// array_mult_top
module array_mult_top (
    input             clk,
    input      [15:0] a,
    input      [15:0] b,
    output reg [31:0] p
);
Size: ~680 cells after synthesis, ~64 flip-flops, about 65 I/O pins, roughly 8200 µm² of cells after synthesis.
export LEC_CHECK = 0
export CAP_MARGIN = 20
export CELL_PAD_IN_SITES_DETAIL_PLACEMENT = 2
export CELL_PAD_IN_SITES_GLOBAL_PLACEMENT = 1
export CORE_MARGIN = 2
export CORE_UTILIZATION = 40
export CTS_CLUSTER_SIZE = 65
export MAX_ROUTING_LAYER = met4
export PLACE_DENSITY = 0.6
export SLEW_MARGIN = 5
create_clock -name core_clock -period 20.0 [get_ports {clk}]
run.sh (not shown) runs the stock make flow with config.mk's settings and CLKGATE_MAP_FILE=.
Change:
Settings changed: CELL_PAD_IN_SITES_GLOBAL_PLACEMENT 1 to not set, CORE_ASPECT_RATIO set to 1.18, CTS_CLUSTER_SIZE 65 to not set, MAX_ROUTING_LAYER met4 to not set, PLACE_DENSITY 0.6 to not set, SLEW_MARGIN 5 to 30, TNS_END_PERCENT set to 10.
Result:
- Now the flow finished but fails on setup timing
- hold slack gets better by 33 ps
Change:
Settings changed: CELL_PAD_IN_SITES_DETAIL_PLACEMENT 2 to not set, CORE_ASPECT_RATIO 1.18 to 1.36, CORE_MARGIN 2 to 8, CORE_UTILIZATION 40 to 33, CTS_CLUSTER_DIAMETER set to 171, CTS_CLUSTER_SIZE set to 28, PLACE_DENSITY_LB_ADDON set to 0.04, SETUP_SLACK_MARGIN set to -0.63, SLEW_MARGIN 30 to 20.
- Now the flow passed the timing, DRC and antenna checks
- clock skew is about the same
- utilization is lower by 9.8 points
- final cell count is higher by about 4.4%
- maximum frequency is higher by 1.2%
- area after synthesis is unchanged
- count of clock-buffer cells in the layout does not change
- cell area is lower by 2.8%
Change:
Settings changed: ABC_AREA set to 1, CORE_ASPECT_RATIO 1.36 to 0.5, CORE_MARGIN 8 to 2, CORE_UTILIZATION 33 to 53, CTS_CLUSTER_DIAMETER 171 to 156, CTS_CLUSTER_SIZE 28 to 100, GPL_TIMING_DRIVEN set to 1, PLACE_DENSITY set to 0.6, PLACE_DENSITY_LB_ADDON 0.04 to not set, SETUP_SLACK_MARGIN -0.63 to not set, TNS_END_PERCENT 10 to 20.
Effect: The new run produced a clean layout; register-to-register slack is better by 290 ps; utilization increases by 21 points.
Change:
Settings changed: ABC_AREA 1 to not set, CELL_PAD_IN_SITES_DETAIL_PLACEMENT set to 2, CELL_PAD_IN_SITES_GLOBAL_PLACEMENT set to 1, CORE_ASPECT_RATIO 0.5 to not set, CORE_UTILIZATION 53 to 40, CTS_CLUSTER_DIAMETER 156 to not set, CTS_CLUSTER_SIZE 100 to 53, GPL_TIMING_DRIVEN 1 to not set, MAX_ROUTING_LAYER set to met4, SETUP_SLACK_MARGIN set to 0.73, SLEW_MARGIN 20 to 30, TNS_END_PERCENT 20 to not set.
- wire length climbs by 30%
- critical path depth goes down by 1
- worst setup slack improved by 140 ps
- die area goes up by 21%
- count of clock-buffer cells in the layout shrinks by 2
- global-route usage increases by 0.41 points
- non-clock buffer count came out higher by 1
- worst hold slack gets better by 43 ps
- area after synthesis shrinks by 7.5%
- via count decreases by 7.4%
Change:
Settings changed: CELL_PAD_IN_SITES_DETAIL_PLACEMENT 2 to not set, CELL_PAD_IN_SITES_GLOBAL_PLACEMENT 1 to not set, CORE_UTILIZATION 40 to 68, CTS_CLUSTER_SIZE 53 to not set, MAX_ROUTING_LAYER met4 to not set, SETUP_SLACK_MARGIN 0.73 to 2.75, SLEW_MARGIN 30 to 20, TNS_END_PERCENT set to 5.
The new run ran to the end with no violations.
Core utilization goes up by 33 points.
Cell count goes down by about 13%.
Design area goes down by about 3%.
Sequential cell count does not change.
Global-route usage goes up by 5.7 points.
Via count goes down by 1.9%.
First-iteration DRC count goes up by 43%.

---

Starting RTL as in the previous note.
export LEC_CHECK = 0
export ABC_AREA = 0
export CAP_MARGIN = 20
export CELL_PAD_IN_SITES_GLOBAL_PLACEMENT = 1
export CORE_MARGIN = 2
export CORE_UTILIZATION = 71
export GPL_ROUTABILITY_DRIVEN = 1
export GPL_TIMING_DRIVEN = 1
export PLACE_DENSITY_LB_ADDON = 0.29
export SETUP_SLACK_MARGIN = 0.31
export SLEW_MARGIN = 0
export TNS_END_PERCENT = 65
create_clock -name core_clock -period 16.0 [get_ports {clk}]
The baseline ended with an error in 3_3_place_gp (FLW-0024).
Then changed:
==> flow/config.mk (replaced) <==
export PLATFORM = sky130hd
export DESIGN_NAME = array_mult_top
export DESIGN_NICKNAME = array_mult_top
export VERILOG_FILES = /design/flow/design.v
export SDC_FILE = /design/flow/constraint.sdc
export NUM_CORES = 4
export LEC_CHECK = 0
export CAP_MARGIN = 20
export CORE_MARGIN = 2
export CORE_UTILIZATION = 55
export PLACE_DENSITY = 0.6
export SLEW_MARGIN = 20
==> flow/constraint.sdc (replaced) <==
create_clock -name core_clock -period 19.6 [get_ports {clk}]
set_input_delay 3.9200 -clock core_clock [delete_from_list [all_inputs] [get_ports {clk}]]
set_output_delay 3.9200 -clock core_clock [all_outputs]
set_load 0.01 [all_outputs]
Effect: The changed run went through all stages and came out clean. Synthesized area is unchanged. Die size grows by 28%. Synthesized cell count is unchanged.
Then changed:
--- a/flow/config.mk
+++ b/flow/config.mk
@@ -10,2 +10 @@
-export CORE_UTILIZATION = 55
-export PLACE_DENSITY = 0.6
+export CORE_UTILIZATION = 58
==> flow/constraint.sdc (replaced) <==
create_clock -name core_clock -period 11.0 [get_ports {clk}]
set_input_delay 2.2000 -clock core_clock [delete_from_list [all_inputs] [get_ports {clk}]]
set_output_delay 2.2000 -clock core_clock [all_outputs]
set_load 0.01 [all_outputs]
After rerunning: Now the flow finished with setup timing left; global-route usage is higher by 2.6 points; fmax increases by about 2.5%; core utilization goes up by 4.7 points; flip-flop count does not change; wire length went up by 4.6%.
Then changed:
--- a/flow/config.mk
+++ b/flow/config.mk
@@ -10 +10,2 @@
-export CORE_UTILIZATION = 58
+export CORE_UTILIZATION = 18
+export PLACE_DENSITY = 0.6
==> flow/constraint.sdc (replaced) <==
create_clock -name core_clock -period 24.6 [get_ports {clk}]
set_input_delay 4.9200 -clock core_clock [delete_from_list [all_inputs] [get_ports {clk}]]
set_output_delay 4.9200 -clock core_clock [all_outputs]
set_load 0.01 [all_outputs]
Result:
- With this change the flow completed with no timing, DRC or antenna violations
- clock-buffer cell count falls by 1
- sequential share of layout area rises by 0.21 points
- wire length went up by 11%
- setup slack improved by 12000 ps
- final cell count climbs by 41%
- final area shrinks by 2.3%
- synthesized area is unchanged
- critical path depth stays the same

---

Starting RTL as in the previous note.
==> flow/config.mk <==
export PLATFORM = sky130hd
export DESIGN_NAME = array_mult_top
export DESIGN_NICKNAME = array_mult_top
export VERILOG_FILES = /design/flow/design.v
export SDC_FILE = /design/flow/constraint.sdc
export NUM_CORES = 4
export LEC_CHECK = 0
export ABC_AREA = 1
export CAP_MARGIN = 20
export CORE_MARGIN = 2
export CORE_UTILIZATION = 72
export CTS_CLUSTER_DIAMETER = 255
export CTS_CLUSTER_SIZE = 98
export PLACE_DENSITY = 0.42
export SLEW_MARGIN = 20
export TNS_END_PERCENT = 20
==> flow/constraint.sdc <==
create_clock -name core_clock -period 10.9 [get_ports {clk}]
set_input_delay 2.1800 -clock core_clock [delete_from_list [all_inputs] [get_ports {clk}]]
set_output_delay 2.1800 -clock core_clock [all_outputs]
set_load 0.01 [all_outputs]
The baseline finished with negative setup slack left.
Rerun with:
ABC_AREA = unset   (was 1)
CORE_UTILIZATION = 40   (was 72)
CTS_CLUSTER_DIAMETER = unset   (was 255)
CTS_CLUSTER_SIZE = unset   (was 98)
PLACE_DENSITY = 0.6   (was 0.42)
TNS_END_PERCENT = unset   (was 20)
clock period = 19.6 ns   (was 10.9 ns; I/O delays follow)
This time the run finished clean.
Wire length falls by 26%.
Register-to-register slack is better by 8300 ps.
Clock-buffer cell count rises by 2.
Synthesized cell count falls by 27%.
Design area falls by 5.6%.
Flip-flop count stays the same.
Worst setup slack is better by 8300 ps.
Die size rises by 64%.
Sequential share of layout area rises by 0.71 points.
Global-route usage falls by 15 points.

---

## job 101
Starting RTL as in the previous note.
==> flow/config.mk <==
export PLATFORM = sky130hd
export DESIGN_NAME = array_mult_top
export DESIGN_NICKNAME = array_mult_top
export VERILOG_FILES = /design/flow/design.v
export SDC_FILE = /design/flow/constraint.sdc
export NUM_CORES = 4
export LEC_CHECK = 0
export ABC_AREA = 1
export CAP_MARGIN = 20
export CORE_MARGIN = 2
export CORE_UTILIZATION = 68
export CTS_CLUSTER_DIAMETER = 115
export CTS_CLUSTER_SIZE = 50
export PLACE_DENSITY_LB_ADDON = 0.07
export SLEW_MARGIN = 20
==> flow/constraint.sdc <==
create_clock -name core_clock -period 11.0 [get_ports {clk}]
set_input_delay 2.2000 -clock core_clock [delete_from_list [all_inputs] [get_ports {clk}]]
set_output_delay 2.2000 -clock core_clock [all_outputs]
set_load 0.01 [all_outputs]
Job 101 finished every stage; the final checks, however, were not passed, the failures being negative setup slack.
## Diff of input files: job 102 against job 101
- changing CORE_UTILIZATION from 68 to 72
- changing ABC_AREA from 1 to 0
- changing the clock period (ns, I/O delays scaled along) from 11.0 to 16.8
==> comparison <==
The higher summed negative setup slack over all endpoints of job 102 and job 101 is in job 102.
Job 102 has number of iterations in the first detailed-routing pass below what job 101 had.
Job 102 against job 101; detailed router's first-iteration violation count is down by more than a quarter.
Job 102 ended up with a higher number of gates on the worst path with buffers counted than job 101 did.
Job 102 reports a lower die boundary height than job 101 does.
[job 102 vs job 101] global-route usage: higher in job 102
What the final checks of job 102 revealed, after a flow that finished every stage, was a layout that fails on negative setup slack.
Synthesis-to-layout area growth: job 102 higher than job 101
Looking at area figure in the yosys stat output, job 102 sits below job 101.
Against job 101, job 102 reports a largest fanout on the critical path that is lower.
diff inputs: job 102 => job 103
- PLACE_DENSITY newly set to 0.6
- CORE_UTILIZATION changed from 72 to 40
- ABC_AREA removed (was 0)
- PLACE_DENSITY_LB_ADDON removed (was 0.07)
- CTS_CLUSTER_DIAMETER removed (was 115)
- CTS_CLUSTER_SIZE removed (was 50)
- the clock period (ns, I/O delays scaled along) changed from 16.8 to 20.0
Notes after the runs:
- Area after detailed placement shrinks by a few percent when moving from job 102 to job 103.
- Summary across job 103 and job 102: the single failing run is job 102.
- Final non-filler cell area (job 103 vs. job 102) decreases by a few percent
- Diff job 102 -> job 103: global-route usage -15 points; routed via count divided by cell count -about 18%.

---

Setup of build 40:
array_mult_top again, from the RTL that the note above started with.
==> flow/config.mk <==
export PLATFORM = sky130hd
export DESIGN_NAME = array_mult_top
export DESIGN_NICKNAME = array_mult_top
export VERILOG_FILES = /design/flow/design.v
export SDC_FILE = /design/flow/constraint.sdc
export NUM_CORES = 4
export LEC_CHECK = 0
export ABC_AREA = 1
export CAP_MARGIN = 35
export CELL_PAD_IN_SITES_DETAIL_PLACEMENT = 2
export CELL_PAD_IN_SITES_GLOBAL_PLACEMENT = 3
export CORE_MARGIN = 2
export CORE_UTILIZATION = 40
export CTS_CLUSTER_SIZE = 98
export MAX_ROUTING_LAYER = met4
export PLACE_DENSITY = 0.56
export SETUP_SLACK_MARGIN = 0.73
export SLEW_MARGIN = 40
==> flow/constraint.sdc <==
create_clock -name core_clock -period 20.0 [get_ports {clk}]
set_input_delay 4.0000 -clock core_clock [delete_from_list [all_inputs] [get_ports {clk}]]
set_output_delay 4.0000 -clock core_clock [all_outputs]
set_load 0.01 [all_outputs]
Looking at the reports, build 40 completed the entire flow and the layout it produced met the timing, DRC and antenna checks.
## Diff of input files: build 53 against build 40
==> flow/config.mk <==
export PLATFORM = sky130hd
export DESIGN_NAME = array_mult_top
export DESIGN_NICKNAME = array_mult_top
export VERILOG_FILES = /design/flow/design.v
export SDC_FILE = /design/flow/constraint.sdc
export NUM_CORES = 4
export LEC_CHECK = 0
export CAP_MARGIN = 20
export CELL_PAD_IN_SITES_DETAIL_PLACEMENT = 2
export CORE_ASPECT_RATIO = 1.18
export CORE_MARGIN = 2
export CORE_UTILIZATION = 40
export CTS_CLUSTER_DIAMETER = 274
export CTS_CLUSTER_SIZE = 74
export MIN_ROUTING_LAYER = met2
export SLEW_MARGIN = 30
export TNS_END_PERCENT = 10
- Going from build 40 to build 53, starting density of the core moved up; logic area went up by 460 um^2.
- Count of fill cells added during filler insertion: lower on build 53
- Build 53 vs build 40 on simple-gate portion of the synthesized area: build 53 is the higher one.
- Build 53 ended up with a higher length of routed met3 wiring than build 40 did.
- Across build 40 and build 53, a clean result was obtained everywhere but in build 53.
- Diff build 40 -> build 53: final worst hold slack now sits higher; area of all placed cells without fillers went down; global routing usage summed across all routing layers climbed 16 points.
- Between build 40 and build 53, the flow reports routed length per instance increasing by more than half.
Setup changes, build 53 to build 88
==> flow/config.mk <==
export PLATFORM = sky130hd
export DESIGN_NAME = array_mult_top
export DESIGN_NICKNAME = array_mult_top
export VERILOG_FILES = /design/flow/design.v
export SDC_FILE = /design/flow/constraint.sdc
export NUM_CORES = 4
export LEC_CHECK = 0
export ABC_AREA = 1
export CAP_MARGIN = 20
export CORE_ASPECT_RATIO = 0.5
export CORE_MARGIN = 2
export CORE_UTILIZATION = 53
export CTS_CLUSTER_DIAMETER = 74
export CTS_CLUSTER_SIZE = 100
export GPL_TIMING_DRIVEN = 1
export PLACE_DENSITY = 0.6
export SLEW_MARGIN = 20
export TNS_END_PERCENT = 20
==> results <==
Looking at global routing usage on met2, build 88 sits below build 53.
Sequential fraction of the synthesis area on build 88 is down relative to build 53.
Taking build 88 over build 53, the cell count of the worst reg-to-reg path ratio works out to 1.06.
Compare build 88 and build 53 | average routed wire per standard cell higher: build 53
Delta (build 88 minus build 53): area after synthesis shows an increase of 8.1%, final design utilization shows an increase of 12 points, via count shows a reduction of 28%.
Build 88: all stages complete, timing, DRC and antenna checks passed
Inputs modified between build 88 and build 24:
==> flow/config.mk <==
export PLATFORM = sky130hd
export DESIGN_NAME = array_mult_top
export DESIGN_NICKNAME = array_mult_top
export VERILOG_FILES = /design/flow/design.v
export SDC_FILE = /design/flow/constraint.sdc
export NUM_CORES = 4
export LEC_CHECK = 0
export CAP_MARGIN = 20
export CORE_ASPECT_RATIO = 0.5
export CORE_MARGIN = 8
export CORE_UTILIZATION = 33
export CTS_CLUSTER_DIAMETER = 171
export CTS_CLUSTER_SIZE = 28
export GPL_ROUTABILITY_DRIVEN = 0
export PLACE_DENSITY_LB_ADDON = 0.04
export SETUP_SLACK_MARGIN = -0.63
export SLEW_MARGIN = 20
export TNS_END_PERCENT = 10
Results
Compared with build 88, in build 24 number of gates given a new drive strength after cts fell by 4, placement row count went up 7, detail-routed via count per cell went down, per-instance average area after synthesis grew by 27%.
Build 24 has less setup slack than build 88.
Build 24: sequential share of layout area is 0.36 points higher than what build 88 reported.
For the final-layout non-clock buffer area share, build 24 came in 0.22 points higher than build 88 did.
Summary of the comparison: initial antenna violation count is lower in build 24, relative to build 88.
Input-level comparison between build 44 and build 24:
==> flow/config.mk <==
export PLATFORM = sky130hd
export DESIGN_NAME = array_mult_top
export DESIGN_NICKNAME = array_mult_top
export VERILOG_FILES = /design/flow/design.v
export SDC_FILE = /design/flow/constraint.sdc
export NUM_CORES = 4
export LEC_CHECK = 0
export ABC_AREA = 0
export CAP_MARGIN = 20
export CORE_ASPECT_RATIO = 0.5
export CORE_MARGIN = 2
export CORE_UTILIZATION = 53
export CTS_CLUSTER_DIAMETER = 322
export CTS_CLUSTER_SIZE = 100
export GPL_TIMING_DRIVEN = 1
export PLACE_DENSITY = 0.6
export SLEW_MARGIN = 20
export TNS_END_PERCENT = 20
## What came out
In the tables for build 24 and build 44, aggregate global-route resource usage reads lower with build 24. On die boundary height: between build 24 and build 44, it ends up higher for build 24. Compared with build 24, build 44 instantiates a smaller number of standard cells. Final HPWL from detailed placement, build 24 and build 44: smaller value in build 44. Going from build 24 to build 44, via count up 95; shortest clock period the worst path allows after layout shows a reduction of 460 ps.
[inputs] build 23 vs build 44
-- flow/config.mk --
<<< build 44, line 10
export CORE_ASPECT_RATIO = 0.5
>>> build 23, line 10
<<< build 44, line 12
export CORE_UTILIZATION = 53
>>> build 23, line 11
export CORE_UTILIZATION = 31
From build 23 to build 44, final-report setup violation count did not move at all.
Build 23 completed every stage of the flow, and the final layout passed the timing, DRC and antenna checks.
Build 44 completed; timing, DRC and antenna clean
In build 23 relative to build 44, highest clock rate had gone up slightly.
Diff build 44 -> build 23: die area went up 68%.
Build 44 -> build 23: post-placement cell count increased by more than 10%
